==> inputs of 10-03 <==
// ALU
module ALU(
    clk,
    rst_n,
    valid,
    ready,
    mode,
    in_A,
    in_B,
    out
);
make LEC_CHECK=0 CAP_MARGIN=20 CELL_PAD_IN_SITES_DETAIL_PLACEMENT=0 CELL_PAD_IN_SITES_GLOBAL_PLACEMENT=3 CORE_ASPECT_RATIO=0.64 CORE_MARGIN=2 CORE_UTILIZATION=34 CTS_CLUSTER_SIZE=73 HOLD_SLACK_MARGIN=0.03 MAX_ROUTING_LAYER=met5 MIN_ROUTING_LAYER=met2 PLACE_DENSITY_LB_ADDON=0.06 SETUP_SLACK_MARGIN=0.59 SLEW_MARGIN=15 TNS_END_PERCENT=20 finish   # period 3.39 ns
run.sh (not shown) runs the stock make flow with config.mk's settings and CLKGATE_MAP_FILE=.
==> inputs of 07-17, as changes to 10-03 <==
==> flow/config.mk (replaced) <==
export PLATFORM = sky130hd
export DESIGN_NAME = ALU
export DESIGN_NICKNAME = ALU
export VERILOG_FILES = /design/flow/design.v
export SDC_FILE = /design/flow/constraint.sdc
export NUM_CORES = 4
export LEC_CHECK = 0
export ABC_AREA = 1
export CAP_MARGIN = 40
export CORE_MARGIN = 2
export CORE_UTILIZATION = 72
export CTS_CLUSTER_DIAMETER = 355
export CTS_CLUSTER_SIZE = 99
export PLACE_DENSITY_LB_ADDON = 0.01
export SLEW_MARGIN = 0
==> flow/constraint.sdc (replaced) <==
create_clock -name core_clock -period 2.92 [get_ports {clk}]
set_input_delay 0.5840 -clock core_clock [delete_from_list [all_inputs] [get_ports {clk}]]
set_output_delay 0.5840 -clock core_clock [all_outputs]
set_load 0.01 [all_outputs]
==> inputs of 03-23, as changes to 10-03 <==
==> flow/config.mk (replaced) <==
export PLATFORM = sky130hd
export DESIGN_NAME = ALU
export DESIGN_NICKNAME = ALU
export VERILOG_FILES = /design/flow/design.v
export SDC_FILE = /design/flow/constraint.sdc
export NUM_CORES = 4
export LEC_CHECK = 0
export CAP_MARGIN = 20
export CORE_MARGIN = 2
export CORE_UTILIZATION = 69
export CTS_CLUSTER_SIZE = 35
export SLEW_MARGIN = 20
==> flow/constraint.sdc (replaced) <==
create_clock -name core_clock -period 3.96 [get_ports {clk}]
set_input_delay 0.7920 -clock core_clock [delete_from_list [all_inputs] [get_ports {clk}]]
set_output_delay 0.7920 -clock core_clock [all_outputs]
set_load 0.01 [all_outputs]
==> results.json <==
{
  "fp.dieH_um": 137,
  "yosys-top-cells-area": "dfrtp_1, ha_1, a21oi_1",
  "final-setup-viol-count": 1,
  "syn_area_um2": 12200,
  "violations": "negative setup slack",
  "floorplan.rows": 48,
  "chip_area_um2": 18800,
  "global_route.usage.met1_pct": 65.5,
  "largest_area_cell": "dfrtp_1",
  "grt.busiest_layer": "met2",
  "floorplan_die_width_um": 137,
  "final.setup.worst_slack_ns": -0.00113,
  "status": "complete, but fails checks",
  "post_synth_fa_ha_maj_area_fraction_pct": 10.4,
  "hpwl_um": 36000
}
# the run above: 03-23

==> results.json <==
{
  "floorplan_die_width_um": 241,
  "stage_at_which_the_flow_ended": "global routing (5_1_grt)",
  "global_route.usage.met1_pct": 0,
  "status": "did not finish",
  "chip_area_um2": 37500,
  "largest_area_cell": "dfrtp_1",
  "syn_area_um2": 12200,
  "hpwl_um": 54000,
  "error_line": "[ERROR GRT-0116] Global routing finished with congestion. Check the congestion regions in the DRC Viewer.",
  "post_synth_fa_ha_maj_area_fraction_pct": 10.4,
  "grt.busiest_layer": "met3",
  "yosys-top-cells-area": "dfrtp_1, ha_1, a21oi_1",
  "floorplan.rows": 55
}
# the run above: 10-03

==> results.json <==
{
  "syn_area_um2": 14500,
  "violations": "negative setup slack",
  "hpwl_um": 43100,
  "floorplan.rows": 51,
  "final.setup.worst_slack_ns": -0.0119,
  "global_route.usage.met1_pct": 64.4,
  "status": "complete, but fails checks",
  "largest_area_cell": "nand2_1",
  "final-setup-viol-count": 2,
  "grt.busiest_layer": "met2",
  "yosys-top-cells-area": "nand2_1, dfrtp_1, inv_1"
}
# the run above: 07-17


* * *

==> inputs of ember <==
==> flow/design.v <==
module ALU(
    clk,
    rst_n,
    valid,
    ready,
    mode,
    in_A,
    in_B,
    out
);
    input         clk, rst_n;
    input         valid;
    input  [1:0]  mode;  
    output        ready;
    input  [31:0] in_A, in_B;
    output [63:0] out;
    parameter IDLE = 3'd0;
    parameter MUL  = 3'd1;
    parameter DIV  = 3'd2;
    parameter AND  = 3'd3;
    parameter AVG  = 3'd4;
    parameter OUT  = 3'd5;
    reg  [ 2:0] state, state_nxt;
    reg  [ 4:0] counter, counter_nxt;
    reg  [64:0] shreg, shreg_nxt;  
    reg  [31:0] alu_in, alu_in_nxt;
    reg  [32:0] alu_out;
    reg         ready_;
    assign ready = ready_;
    assign out = shreg[63:0];
    always @(*) begin
        case(state)
            IDLE: begin
                if (valid) 
                    case (mode)
                        0 : state_nxt = MUL;
                        1 : state_nxt = DIV;
                        2 : state_nxt = AND;
                        3 : state_nxt = AVG;
                    endcase
                else state_nxt = IDLE;
            end
            MUL : state_nxt = (counter != 31) ? MUL : OUT;
            DIV : state_nxt = (counter != 31) ? DIV : OUT;
            AND : state_nxt = OUT;
            AVG : state_nxt = OUT;
            OUT : state_nxt = IDLE;
            default : state_nxt = IDLE;
        endcase
    end
    always @(*) begin
        if ((state == MUL) || (state == DIV)) counter_nxt = counter + 1; 
        else                                  counter_nxt = 0;
    end
    always @(*) begin
        case(state)
            IDLE: begin
                if (valid) alu_in_nxt = in_B;
                else       alu_in_nxt = 0;
            end
            OUT : alu_in_nxt = 0;
            default: alu_in_nxt = alu_in;
        endcase
    end
    always @(*) begin
        case (state)
            MUL : begin
                if (shreg[0]) alu_out = shreg[63:32] + alu_in;
                else          alu_out = shreg[63:32];
            end
            DIV : alu_out = shreg[64:32] - {1'b0, alu_in};
            AND : alu_out = shreg[31:0] & alu_in;
            AVG : alu_out = (shreg[31:0] + alu_in) >> 1;
            default alu_out = 0;
        endcase
    end
    always @(*) begin
        case (state)
            IDLE: begin
                if (valid) begin
                    shreg_nxt = {33'b0, in_A};
                    if (state_nxt == DIV) shreg_nxt = shreg_nxt << 1;                 
                end
                else shreg_nxt = 0;
            end
            MUL : shreg_nxt = {1'b0, alu_out, shreg[31:1]};
            DIV : begin
                if (shreg[64:32] < {1'b0, alu_in}) shreg_nxt = shreg << 1;
                else                      shreg_nxt = {alu_out[31:0], shreg[31:0], 1'b1};
                if (counter == 31) shreg_nxt = {1'b0, shreg_nxt[64:33], shreg_nxt[31:0]};
            end
            AND : shreg_nxt = {32'b0, alu_out};
            AVG : shreg_nxt = {32'b0, alu_out};
            OUT : shreg_nxt = 0;
            default : shreg_nxt = 0;
        endcase
    end
    always @(posedge clk or negedge rst_n) begin
        if (!rst_n) begin
            state   <= IDLE;
            counter <= 0;
            shreg   <= 0;
            alu_in  <= 0;
            ready_  <= 0;
        end
        else begin
            state   <= state_nxt;
            counter <= counter_nxt;
            shreg   <= shreg_nxt;
            alu_in  <= alu_in_nxt;
            ready_  <= (state_nxt == OUT) ? 1 : 0;
        end
    end
endmodule
==> flow/run.sh <==
#!/bin/bash
# the make line also repeats each setting of config.mk as NAME=value (left out here)
make -C /OpenROAD-flow-scripts/flow DESIGN_CONFIG=/design/flow/config.mk WORK_HOME=/design/flow/orfs CLKGATE_MAP_FILE= finish
==> flow/config.mk <==
export PLATFORM = sky130hd
export DESIGN_NAME = ALU
export DESIGN_NICKNAME = ALU
export VERILOG_FILES = /design/flow/design.v
export SDC_FILE = /design/flow/constraint.sdc
export NUM_CORES = 4
export LEC_CHECK = 0
export CAP_MARGIN = 20
export CELL_PAD_IN_SITES_DETAIL_PLACEMENT = 1
export CORE_ASPECT_RATIO = 0.63
export CORE_MARGIN = 2
export CORE_UTILIZATION = 39
export CTS_CLUSTER_DIAMETER = 256
export CTS_CLUSTER_SIZE = 60
export GPL_TIMING_DRIVEN = 0
export SETUP_SLACK_MARGIN = 0.8
export SLEW_MARGIN = 40
export TNS_END_PERCENT = 30
==> flow/constraint.sdc <==
create_clock -name core_clock -period 7.35 [get_ports {clk}]
set_input_delay 1.4700 -clock core_clock [delete_from_list [all_inputs] [get_ports {clk}]]
set_output_delay 1.4700 -clock core_clock [all_outputs]
set_load 0.01 [all_outputs]
==> raven (differences from ember) <==
==> flow/config.mk (replaced) <==
export PLATFORM = sky130hd
export DESIGN_NAME = ALU
export DESIGN_NICKNAME = ALU
export VERILOG_FILES = /design/flow/design.v
export SDC_FILE = /design/flow/constraint.sdc
export NUM_CORES = 4
export LEC_CHECK = 0
export CAP_MARGIN = 20
export CORE_MARGIN = 2
export CORE_UTILIZATION = 70
export CTS_CLUSTER_SIZE = 88
export SLEW_MARGIN = 20
==> flow/constraint.sdc (replaced) <==
create_clock -name core_clock -period 3.59 [get_ports {clk}]
set_input_delay 0.7180 -clock core_clock [delete_from_list [all_inputs] [get_ports {clk}]]
set_output_delay 0.7180 -clock core_clock [all_outputs]
set_load 0.01 [all_outputs]
==> amber (differences from ember) <==
==> flow/config.mk (replaced) <==
export PLATFORM = sky130hd
export DESIGN_NAME = ALU
export DESIGN_NICKNAME = ALU
export VERILOG_FILES = /design/flow/design.v
export SDC_FILE = /design/flow/constraint.sdc
export NUM_CORES = 4
export LEC_CHECK = 0
export CAP_MARGIN = 20
export CORE_MARGIN = 2
export CORE_UTILIZATION = 72
export CTS_CLUSTER_SIZE = 37
export SLEW_MARGIN = 20
==> flow/constraint.sdc (replaced) <==
create_clock -name core_clock -period 6.94 [get_ports {clk}]
set_input_delay 1.3880 -clock core_clock [delete_from_list [all_inputs] [get_ports {clk}]]
set_output_delay 1.3880 -clock core_clock [all_outputs]
set_load 0.01 [all_outputs]
==> results <==
item	ember	amber	raven
# DRC	0	0	-
Wirelength, routed	61.3 mm	44.8 mm	-
Uppermost layer routed	met5	met5	-
Run status	finished clean	finished clean	stopped before the end
Failing step	-	-	global routing
Filler Cells Inserted	3803	1127	-
Post-route standard cell area excluding fillers	14500 µm²	13400 µm²	-
CP max FO	10	37	-
Period minus WS final	5.67 ns	4.86 ns	-
Number of max-cap violations	0	0	-
Comb area share	57.9%	62.4%	-
Clock Buffer Count	9	9	-
Final Slew Violations	0	0	-
Slowest-stage cell, CP	dfrtp_1	ha_1	-
Clk Latency, worst-skew pair	0.40 ns	0.38 ns	-
Part of the total power dissipated in the clock network	8.8%	9.2%	-
Final design utilization	46.9%	81.1%	-
Critical path launch point type	flip-flop	flip-flop	-
Area of the multi-input gates	8390 µm²	8380 µm²	-
Fraction of power spent switching nets	57.6%	54.8%	-
Number of buffer and inverter instances along the worst setup path	3	2	-
Clock-pin slew of the registers on the worst-case setup and hold paths	0.10 ns	0.09 ns	-
Sum of met2 wire segment lengths after detailed routing	22.2 mm	19.2 mm	-

* * *

==> inputs of 03-01 <==
Starts from the design.v that is shown in full above.
==> flow/config.mk <==
export PLATFORM = sky130hd
export DESIGN_NAME = ALU
export DESIGN_NICKNAME = ALU
export VERILOG_FILES = /design/flow/design.v
export SDC_FILE = /design/flow/constraint.sdc
export NUM_CORES = 4
export LEC_CHECK = 0
export ABC_AREA = 1
export CAP_MARGIN = 40
export CELL_PAD_IN_SITES_DETAIL_PLACEMENT = 0
export CELL_PAD_IN_SITES_GLOBAL_PLACEMENT = 3
export CORE_ASPECT_RATIO = 0.88
export CORE_MARGIN = 2
export CORE_UTILIZATION = 53
export CTS_CLUSTER_SIZE = 87
export GPL_ROUTABILITY_DRIVEN = 0
export GPL_TIMING_DRIVEN = 0
export MAX_ROUTING_LAYER = met5
export MIN_ROUTING_LAYER = met1
export PLACE_DENSITY_LB_ADDON = 0.27
export SLEW_MARGIN = 0
export TNS_END_PERCENT = 70
==> flow/constraint.sdc <==
create_clock -name core_clock -period 7.15 [get_ports {clk}]
set_input_delay 1.4300 -clock core_clock [delete_from_list [all_inputs] [get_ports {clk}]]
set_output_delay 1.4300 -clock core_clock [all_outputs]
set_load 0.01 [all_outputs]
==> 06-19: changes against 03-01 <==
Settings changed: ABC_AREA 1 to unset, CAP_MARGIN 40 to 25, CELL_PAD_IN_SITES_DETAIL_PLACEMENT 0 to unset, CELL_PAD_IN_SITES_GLOBAL_PLACEMENT 3 to unset, CORE_MARGIN 2 to 7, CORE_UTILIZATION 53 to 22, CTS_CLUSTER_SIZE 87 to unset, GPL_TIMING_DRIVEN 0 to 1, MAX_ROUTING_LAYER met5 to unset, SLEW_MARGIN 0 to 20, TNS_END_PERCENT 70 to unset.
==> flow/constraint.sdc (replaced) <==
create_clock -name core_clock -period 5.1 [get_ports {clk}]
set_input_delay 1.0200 -clock core_clock [delete_from_list [all_inputs] [get_ports {clk}]]
set_output_delay 1.0200 -clock core_clock [all_outputs]
set_load 0.01 [all_outputs]
==> results.ini <==
[die]
die_area_mm2=0.0288
dieWidth_um=180
fp.coreArea_mm2=0.0268
placementRows=56

[yosys]
yosysTopAreaCell=nand2_1
mux_area_share_pct=0
syn_avg_cell_area_um2=5.74
ys_types=53
xor_share_pct=0.603
simple_gate_share_pct=40.5
top_area_share_pct=22.4
syn_area_mm2=0.0145
yosys.stat.seqShare_pct=18.8
ys_sh_aoi_pct=13.5

[status]
stop_error=[ERROR FLW-0024] Place density exceeds 1.0 (current PLACE_DENSITY_LB_ADDON =  0.27). Please check if the value of  PLACE_DENSITY_LB_ADDON is between 0 and 0.99.
haltStage=global placement without I/O (3_1_place_gp_skip_io)
status=did not finish

[end of results for 03-01]
==> results.ini <==
[die]
placementRows=80
dieWidth_um=265
ios=134
fp.coreArea_mm2=0.0546
die_area_mm2=0.0623

[setup_path]
worstReg2RegEnd=shreg[38]
path_cells=inv_1 > ha_1 > nand4_1 > or4_1 > a21oi_1 > a31oi_1 > o211ai_4 > buf_4 > mux2i_1 > mux2i_1 > a22o_1

[yosys]
syn_avg_cell_area_um2=7.95
top_area_share_pct=22.1
ys_types=81
xor_share_pct=4.59
simple_gate_share_pct=17.3
yosys.stat.seqShare_pct=22.3
ys_sh_aoi_pct=29.9
syn_area_mm2=0.0122
mux_area_share_pct=6.22

[grt]
antenna_found_initial=1

[pwr]
vdd_drop_max_v=0.000196

[cells_and_area]
mi_logic_area_mm2=0.00838

[status]
status=complete, no violations

[end of results for 06-19]

* * *

==> inputs of run a <==
Starts from the design.v that is shown in full above.
export LEC_CHECK = 0
export ABC_AREA = 1
export CAP_MARGIN = 35
export CELL_PAD_IN_SITES_GLOBAL_PLACEMENT = 1
export CORE_ASPECT_RATIO = 0.51
export CORE_MARGIN = 2
export CORE_UTILIZATION = 27
export CTS_CLUSTER_DIAMETER = 160
export CTS_CLUSTER_SIZE = 90
export GPL_TIMING_DRIVEN = 1
export MAX_ROUTING_LAYER = met5
export MIN_ROUTING_LAYER = met1
export PLACE_DENSITY_LB_ADDON = 0.08
export SLEW_MARGIN = 5
export TNS_END_PERCENT = 90
create_clock -name core_clock -period 3.09 [get_ports {clk}]
==> run b: changes against run a <==
ABC_AREA = default   (was 1)
CAP_MARGIN = 20   (was 35)
CELL_PAD_IN_SITES_GLOBAL_PLACEMENT = default   (was 1)
CORE_ASPECT_RATIO = 0.54   (was 0.51)
CORE_UTILIZATION = 39   (was 27)
CTS_CLUSTER_DIAMETER = default   (was 160)
CTS_CLUSTER_SIZE = default   (was 90)
GPL_TIMING_DRIVEN = default   (was 1)
MAX_ROUTING_LAYER = default   (was met5)
MIN_ROUTING_LAYER = default   (was met1)
PLACE_DENSITY_LB_ADDON = default   (was 0.08)
SLEW_MARGIN = 25   (was 5)
TNS_END_PERCENT = default   (was 90)
==> flow/constraint.sdc (replaced) <==
create_clock -name core_clock -period 10.0 [get_ports {clk}]
set_input_delay 2.0000 -clock core_clock [delete_from_list [all_inputs] [get_ports {clk}]]
set_output_delay 2.0000 -clock core_clock [all_outputs]
set_load 0.01 [all_outputs]
==> run c: changes against run a <==
CAP_MARGIN = 20   (was 35)
CELL_PAD_IN_SITES_GLOBAL_PLACEMENT = default   (was 1)
CORE_ASPECT_RATIO = 0.5   (was 0.51)
CORE_UTILIZATION = 45   (was 27)
CTS_CLUSTER_DIAMETER = 388   (was 160)
CTS_CLUSTER_SIZE = 98   (was 90)
GPL_ROUTABILITY_DRIVEN = 0   (was default)
GPL_TIMING_DRIVEN = default   (was 1)
MAX_ROUTING_LAYER = default   (was met5)
MIN_ROUTING_LAYER = default   (was met1)
PLACE_DENSITY_LB_ADDON = default   (was 0.08)
SLEW_MARGIN = 20   (was 5)
TNS_END_PERCENT = default   (was 90)
==> flow/constraint.sdc (replaced) <==
create_clock -name core_clock -period 10.0 [get_ports {clk}]
set_input_delay 2.0000 -clock core_clock [delete_from_list [all_inputs] [get_ports {clk}]]
set_output_delay 2.0000 -clock core_clock [all_outputs]
set_load 0.01 [all_outputs]
==> results <==
Area after synthesis is the same in run a and run c. Non-clock buffer count: run a > run b > run c. The highest worst hold slack belongs to run c, the lowest to run a. Sequential share of layout area: run b > run c > run a. Against run b, the register-to-register slack of run a is worse by 4.9 ns. Clock power, lowest first: run b, run c, run a. Run b completed without violations. Run a went through all stages and came out clean. Run c finished with timing, DRC and antenna clean. Critical path depth, lowest first: run b, run c, run a.
Power and IR drop assume default switching activity.
